## piped_wallace_mult
module piped_wallace_mult(
    input wire clock, reset,
    input wire [15:0] x,y,
    output reg [31:0] prod
);
Size in the first run: ~1,700 cells after synthesis, roughly 66 I/O pins.
export LEC_CHECK = 0
export ABC_AREA = 1
export CAP_MARGIN = 35
export CELL_PAD_IN_SITES_DETAIL_PLACEMENT = 2
export CORE_ASPECT_RATIO = 1.16
export CORE_MARGIN = 2
export CORE_UTILIZATION = 72
export CTS_CLUSTER_SIZE = 50
export GPL_TIMING_DRIVEN = 1
export MAX_ROUTING_LAYER = met4
export MIN_ROUTING_LAYER = met2
export PLACE_DENSITY_LB_ADDON = 0.23
export SLEW_MARGIN = 20
export TNS_END_PERCENT = 30
create_clock -name core_clock -period 2.69 [get_ports {clock}]
run.sh (not shown) runs the stock make flow with config.mk's settings and CLKGATE_MAP_FILE=.
The baseline ended with an error in 3_5_place_dp.
Then changed:
Settings changed: ABC_AREA 1 to unset, CAP_MARGIN 35 to 20, CELL_PAD_IN_SITES_DETAIL_PLACEMENT 2 to unset, CORE_ASPECT_RATIO 1.16 to unset, CORE_UTILIZATION 72 to 40, CTS_CLUSTER_SIZE 50 to unset, GPL_TIMING_DRIVEN 1 to unset, MAX_ROUTING_LAYER met4 to unset, MIN_ROUTING_LAYER met2 to unset, PLACE_DENSITY_LB_ADDON 0.23 to unset, TNS_END_PERCENT 30 to unset.
Clock period 2.69 ns to 2.8 ns, I/O delays scaled along.
The changed run finished with timing, DRC and antenna clean.
Synthesized area drops by 3.8%.
Die size climbs by 71%.
Synthesized cell count drops by 24%.
Then changed:
Settings changed: ABC_AREA set to 1, CORE_UTILIZATION 40 to 68, CTS_CLUSTER_SIZE set to 97.
Clock period 2.8 ns to 1.59 ns, I/O delays scaled along.
Now the flow finished but failed the layout checks on setup timing.
Utilization rose by 47 points.
Synthesized area rose by 4.0%.
Cell area rose by 20%.
Global-route usage came out higher by 30 points.
Combinational power rises to 3.2 times its value.
Then changed:
Settings changed: ABC_AREA 1 to unset, CORE_UTILIZATION 68 to 40, CTS_CLUSTER_SIZE 97 to unset.
Clock period 1.59 ns to 2.59 ns, I/O delays scaled along.
=> The new run completed without violations; area after synthesis is lower by 3.8%; count of clock-buffer cells in the layout decreases by 1; combinational power is lower by 65%.
Then changed:
Settings changed: ABC_AREA set to 1, CORE_UTILIZATION 40 to 69, CTS_CLUSTER_SIZE set to 46, GPL_TIMING_DRIVEN set to 1, PLACE_DENSITY set to 0.82, TNS_END_PERCENT set to 85.
Clock period 2.59 ns to 1.96 ns, I/O delays scaled along.
The new run ran to the end with violations: setup timing. Worst setup slack degrades by 0.26 ns. Non-clock buffer count increases by 44. Clock power increases by well over a third. Cell count increases by a little under a tenth. First-iteration DRC count increases to 3.6 times its value. Clock skew increases by 0.0084 ns.


Setup of the baseline:
piped_wallace_mult again, from the RTL that the note above started with.
make LEC_CHECK=0 CAP_MARGIN=20 CORE_MARGIN=2 CORE_UTILIZATION=58 SLEW_MARGIN=20 finish   # period 2.59 ns
Input changes introduced in the candidate (baseline for comparison: the baseline):
-- flow/config.mk --
<<< the baseline, line 6
export NUM_CORES = 4
export LEC_CHECK = 0
export CAP_MARGIN = 20
export CORE_MARGIN = 2
export CORE_UTILIZATION = 58
export SLEW_MARGIN = 20
>>> the candidate, line 6
export NUM_CORES = 4
export LEC_CHECK = 0
export ABC_AREA = 0
export CAP_MARGIN = 20
export CORE_MARGIN = 2
export CORE_UTILIZATION = 17
export CTS_CLUSTER_SIZE = 46
export GPL_TIMING_DRIVEN = 0
export PLACE_DENSITY_LB_ADDON = 0.23
export SLEW_MARGIN = 20
export TNS_END_PERCENT = 30
==> flow/constraint.sdc <==
create_clock -name core_clock -period 2.69 [get_ports {clock}]
set_input_delay 0.5380 -clock core_clock [delete_from_list [all_inputs] [get_ports {clock}]]
set_output_delay 0.5380 -clock core_clock [all_outputs]
set_load 0.01 [all_outputs]
==> comparison <==
- Relative to the baseline, met2 track demand over resource has decreased by 22 points in the candidate.
- Across both runs, area growth from synthesis to layout was higher for the candidate than for the baseline.
- Compared with the baseline, the candidate shows a portion of the clock cycle consumed by the worst path in the final layout that is 2.5 points higher.
- In the metrics for the candidate and the baseline, the one carrying the higher data required time of the critical path is the candidate.
- Relative to the baseline, the cell area measured on the candidate has increased by a few percent.
- For detail-routed net length per standard cell, dividing the value from the candidate by the value from the baseline gives 0.802.
- [the candidate] number of violations reported at the end of detailed-routing iteration 0 fell about 30% relative to the baseline
- Compared with the baseline, the candidate degrades worst setup slack.


Starting RTL as in the previous note.
export LEC_CHECK = 0
export ABC_AREA = 1
export CAP_MARGIN = 20
export CORE_MARGIN = 2
export CORE_UTILIZATION = 68
export CTS_CLUSTER_SIZE = 46
export GPL_TIMING_DRIVEN = 1
export HOLD_SLACK_MARGIN = 0.24
export SLEW_MARGIN = 20
export TNS_END_PERCENT = 30
create_clock -name core_clock -period 1.14 [get_ports {clock}]
The baseline stopped in global routing (GRT-0232).
Rerun with:
ABC_AREA = 0   (was 1)
HOLD_SLACK_MARGIN = default   (was 0.24)
clock period = 2.3 ns   (was 1.14 ns; I/O delays follow)
Effect: The new run completed and failed the layout checks on negative setup slack. Synthesized cell count falls by 24%. Die size falls by 3.7%. Synthesized area falls by 3.8%.
Rerun with:
ABC_AREA = 1   (was 0)
CTS_CLUSTER_SIZE = default   (was 46)
GPL_TIMING_DRIVEN = default   (was 1)
SETUP_SLACK_MARGIN = 0.33   (was default)
TNS_END_PERCENT = default   (was 30)
clock period = 1.87 ns   (was 2.3 ns; I/O delays follow)
=> The new run aborted during global routing; area after synthesis increases by 4.0%; synthesized cell count goes up by 31%; die area went up by 3.9%.


Starting RTL as in the previous note.
==> flow/design.v (excerpt) <==
module piped_wallace_mult(
    input wire clock, reset,
    input wire [15:0] x,y,
    output reg [31:0] prod
);
clock: 2.24 ns
lec_check: 0
cap_margin: 20
core_margin: 2
core_utilization: 70
cts_cluster_diameter: 31
setup_slack_margin: -0.15
slew_margin: 20
The baseline finished but failed the layout checks on negative setup slack.
Change:
Settings changed: ABC_AREA set to 1, CORE_UTILIZATION 70 to 66, CTS_CLUSTER_DIAMETER 31 to not set, CTS_CLUSTER_SIZE set to 20, SETUP_SLACK_MARGIN -0.15 to not set.
Clock period 2.24 ns to 1.47 ns, I/O delays scaled along.
After rerunning:
- The changed run finished but failed the layout checks on negative setup slack
- via count rose by well over a third
- power went up by well over a third
- critical path depth went down by 2
- synthesized cell count rose by a quarter to a third
- sequential share of layout area came out lower by 6.0 points
- routed wire length climbs by well over a third
- die area rose by roughly a tenth
- worst hold slack loses 170 ps
- cell count grows by a quarter to a third
- setup slack degrades by 580 ps
- design area is higher by about a fifth
Change:
Settings changed: CORE_UTILIZATION 66 to 72, CTS_CLUSTER_SIZE 20 to 46, GPL_TIMING_DRIVEN set to 1, SETUP_SLACK_MARGIN set to 0.36, SLEW_MARGIN 20 to 10, TNS_END_PERCENT set to 85.
Clock period 1.47 ns to 1.85 ns, I/O delays scaled along.
What happened: With this change the flow never finished: it broke off in global routing on DPL-0038. Die area came out lower by 8.1%. Synthesized area stays the same. Synthesized cell count stays the same.
Change:
Settings changed: ABC_AREA 1 to 0, CORE_UTILIZATION 72 to 69, PLACE_DENSITY set to 0.82, SETUP_SLACK_MARGIN 0.36 to not set, SLEW_MARGIN 10 to 20, TNS_END_PERCENT 85 to 30.
Clock period 1.85 ns to 2.3 ns, I/O delays scaled along.
Outcome:
- This time the run finished but fails on negative setup slack
- die size grows by 0.33%
- synthesized area shrinks by 3.8%
- synthesized cell count shrinks by 24%
Change:
Settings changed: CAP_MARGIN 20 to 35, CELL_PAD_IN_SITES_DETAIL_PLACEMENT set to 1, CORE_UTILIZATION 69 to 17, CTS_CLUSTER_SIZE 46 to 50, GPL_TIMING_DRIVEN 1 to 0, MIN_ROUTING_LAYER set to met2, PLACE_DENSITY 0.82 to not set, PLACE_DENSITY_LB_ADDON set to 0.23.
Clock period 2.3 ns to 2.69 ns, I/O delays scaled along.
The changed run ran to the end with no violations.
Register-to-register slack gets better by 180 ps.
Non-clock buffer count fell by 51.
Cell area rose by 3.8%.
Die size goes up to 4.0 times its value.
Count of clock-buffer cells in the layout goes down by 5.
Change:
Settings changed: ABC_AREA 0 to 1, CAP_MARGIN 35 to 20, CELL_PAD_IN_SITES_DETAIL_PLACEMENT 1 to not set, CORE_UTILIZATION 17 to 70, CTS_CLUSTER_SIZE 50 to not set, GPL_TIMING_DRIVEN 0 to not set, HOLD_SLACK_MARGIN set to 0.3, MIN_ROUTING_LAYER met2 to not set, PLACE_DENSITY_LB_ADDON 0.23 to not set, TNS_END_PERCENT 30 to not set.
Clock period 2.69 ns to 1.77 ns, I/O delays scaled along.
Outcome:
- The new run aborted during global routing with GRT-0232
- die area falls by 74%
- synthesized area rises by 4.0%
- synthesized cell count rises by 31%


north:
Starting RTL as in the previous note.
Settings: LEC_CHECK=0, ABC_AREA=1, CAP_MARGIN=20, CELL_PAD_IN_SITES_GLOBAL_PLACEMENT=3, CORE_MARGIN=6, CORE_UTILIZATION=53, CTS_CLUSTER_DIAMETER=391, GPL_TIMING_DRIVEN=1, HOLD_SLACK_MARGIN=0.09, PLACE_DENSITY=0.42, SETUP_SLACK_MARGIN=0.5, SLEW_MARGIN=15; clock period 2.8 ns.
north terminated abnormally: global placement without I/O reported GPL-0301.
The inputs of south differ from those of north as listed below.
-- flow/config.mk --
<<< north, line 11
export CORE_MARGIN = 6
export CORE_UTILIZATION = 53
export CTS_CLUSTER_DIAMETER = 391
export GPL_TIMING_DRIVEN = 1
export HOLD_SLACK_MARGIN = 0.09
export PLACE_DENSITY = 0.42
export SETUP_SLACK_MARGIN = 0.5
>>> south, line 11
export CORE_MARGIN = 6
export CORE_UTILIZATION = 53
export CTS_CLUSTER_DIAMETER = 136
export CTS_CLUSTER_SIZE = 36
export GPL_TIMING_DRIVEN = 1
export HOLD_SLACK_MARGIN = 0.09
export MIN_ROUTING_LAYER = met2
export PLACE_DENSITY = 0.42
export SETUP_SLACK_MARGIN = 0.5
Notes after the runs:
- Stage in which a tool error killed south: global placement without I/O.
- Diff north -> south: async set-or-reset flop fraction in the synthesized netlist held; area after synthesis held; number of distinct library cells after synthesis held.
Edits applied to the flow inputs when going from south to east:
-- flow/config.mk --
<<< south, line 9
export CAP_MARGIN = 20
export CELL_PAD_IN_SITES_GLOBAL_PLACEMENT = 3
export CORE_MARGIN = 6
export CORE_UTILIZATION = 53
export CTS_CLUSTER_DIAMETER = 136
export CTS_CLUSTER_SIZE = 36
export GPL_TIMING_DRIVEN = 1
export HOLD_SLACK_MARGIN = 0.09
export MIN_ROUTING_LAYER = met2
>>> east, line 9
export CAP_MARGIN = 20
export CELL_PAD_IN_SITES_GLOBAL_PLACEMENT = 3
export CORE_ASPECT_RATIO = 0.55
export CORE_MARGIN = 6
export CORE_UTILIZATION = 53
export CTS_CLUSTER_DIAMETER = 170
export CTS_CLUSTER_SIZE = 36
export GPL_ROUTABILITY_DRIVEN = 0
export GPL_TIMING_DRIVEN = 0
export HOLD_SLACK_MARGIN = 0.09
export MIN_ROUTING_LAYER = met2
==> flow/constraint.sdc <==
create_clock -name core_clock -period 4.47 [get_ports {clock}]
set_input_delay 0.8940 -clock core_clock [delete_from_list [all_inputs] [get_ports {clock}]]
set_output_delay 0.8940 -clock core_clock [all_outputs]
set_load 0.01 [all_outputs]
==> comparison <==
east did not run to completion, as it errored out during global placement without I/O.
Core footprint on east is ahead of south.
Diff east..south | number of flip-flops and latches in the synthesized netlist | unchanged
Against south, east reports a count of standard-cell rows that is lower.
Power and IR drop assume default switching activity.
